// ixu_mc_pipe
module ixu_mc_pipe (
    input  wire         core_clock_i,
    input  wire         core_flush_i,
    input  wire  [17:0] data_i,
    input  wire         valid_i,
    output logic        busy_o,
    output wire  [ 5:0] rs1_o,
    output wire  [ 5:0] rs2_o,
    input  wire  [31:0] rs1_data_i,
    input  wire  [31:0] rs2_data_i,
    output wire  [ 4:0] rob_o,
    input  wire  [ 6:0] opcode_i,
    input  wire  [ 6:0] ins_type,
    input  wire         imm_i,
    input  wire  [31:0] immediate_i,
    input  wire  [ 5:0] dest_i,
    output logic [ 5:0] wakeup_dest,
    output logic        wakeup_valid,
    output logic [ 5:0] l_wakeup_dest,
    output logic        l_wakeup_valid,
    output logic [ 5:0] ixu_mc_ex_dest,
    output logic [31:0] ixu_mc_ex_data,
    output logic        ixu_mc_ex_valid,
    output logic [ 5:0] ixu_mc_wb_dest,
    output logic [31:0] ixu_mc_wb_data,
    output logic        ixu_mc_wb_valid,
    output wire  [ 4:0] pmu_ins_id_o,
    output wire         pmu_ins_valid_o
);
For scale: roughly 250 I/O pins.
clock: 6.03 ns
lec_check: 0
abc_area: 1
cap_margin: 20
core_aspect_ratio: 0.5
core_margin: 2
core_utilization: 72
cts_cluster_diameter: 391
cts_cluster_size: 99
hold_slack_margin: 0.3
place_density: 0.42
setup_slack_margin: 0.4
slew_margin: 5
run.sh (not shown) runs the stock make flow with config.mk's settings and CLKGATE_MAP_FILE=.
The first run died in global routing (5_1_grt).
Next try:
- ABC_AREA: 1 -> not set
- CORE_ASPECT_RATIO: 0.5 -> not set
- CORE_UTILIZATION: 72 -> 40
- CTS_CLUSTER_DIAMETER: 391 -> not set
- CTS_CLUSTER_SIZE: 99 -> not set
- HOLD_SLACK_MARGIN: 0.3 -> not set
- PLACE_DENSITY: 0.42 -> not set
- SLEW_MARGIN: 5 -> 20
- clock period: 6.03 -> 12.3 ns (I/O delays scaled with it)
Effect: With this change the flow completed with no timing, DRC or antenna violations; synthesized cell count came out lower by 17%; synthesized area falls by 4.8%; die area goes up by 70%.
Next try:
- CORE_UTILIZATION: 40 -> 70
- CTS_CLUSTER_SIZE: not set -> 36
- SETUP_SLACK_MARGIN: 0.4 -> -0.72
- clock period: 12.3 -> 7.18 ns (I/O delays scaled with it)
Outcome:
- With this change the flow failed in global routing (5_1_grt), error GRT-0116
- synthesized area does not change
- synthesized cell count is unchanged
- die area is lower by 42%
Next try:
- CORE_UTILIZATION: 70 -> 66
- CTS_CLUSTER_SIZE: 36 -> 61
- SETUP_SLACK_MARGIN: -0.72 -> 0.4
- clock period: 7.18 -> 8.19 ns (I/O delays scaled with it)
After rerunning: This time the run ran to the end with violations: negative setup slack; die area climbs by 6.0%; synthesized cell count stays the same; area after synthesis stays the same.
Next try:
- CORE_UTILIZATION: 66 -> 64
- CTS_CLUSTER_SIZE: 61 -> not set
- SETUP_SLACK_MARGIN: 0.4 -> 1.4
- clock period: 8.19 -> 7.18 ns (I/O delays scaled with it)
The changed run produced a layout that fails on negative setup slack.
First-iteration DRC count drops slightly.
Flip-flop count does not change.
Next try:
- ABC_AREA: not set -> 1
- CORE_UTILIZATION: 64 -> 72
- CTS_CLUSTER_DIAMETER: not set -> 295
- CTS_CLUSTER_SIZE: not set -> 97
- SETUP_SLACK_MARGIN: 1.4 -> 0.4
- clock period: 7.18 -> 5.5 ns (I/O delays scaled with it)
=> Now the flow aborted during global routing (5_1_grt) (GRT-0232); die size went down by 6.6%; synthesized area went up by 5.0%; synthesized cell count went up by 21%.

the baseline:
Starting RTL as in the previous note.
Settings: LEC_CHECK=0, ABC_AREA=1, CAP_MARGIN=5, CORE_MARGIN=2, CORE_UTILIZATION=71, CTS_CLUSTER_DIAMETER=244, CTS_CLUSTER_SIZE=72, SETUP_SLACK_MARGIN=0.4, SLEW_MARGIN=40; clock period 3.53 ns.
The baseline did not make it past 5_1_grt, where a tool error ended it.
[inputs] the candidate vs the baseline
Settings: a change of CAP_MARGIN from 5 to 20; a change of CORE_UTILIZATION from 71 to 40; a change of SLEW_MARGIN from 40 to 20; a deleted CTS_CLUSTER_DIAMETER that had been 244; a deleted CTS_CLUSTER_SIZE that had been 72; a deleted ABC_AREA that had been 1; a change of the clock period (ns, I/O delays scaled along) from 3.53 to 9.0.
Findings:
Every stage of the flow completed for the candidate, and the final layout passed the timing, DRC and antenna checks.
As far as async set-reset flop share out of synthesis goes, the candidate and the baseline are indistinguishable; the numbers are identical.
[compare] base=the baseline new=the candidate: post-synth tally of flip-flops with integrated enable stayed essentially flat, setup fix buffers added after clock tree synthesis went down 76, instance tally after logic synthesis went down 17%, net count entering floorplan now smaller.
The candidate against the baseline: area of the die now larger, count of instances resized after the clock tree is built saw a decrease, area reported by Yosys stat decreased by 3100 um2 relative to the old numbers.
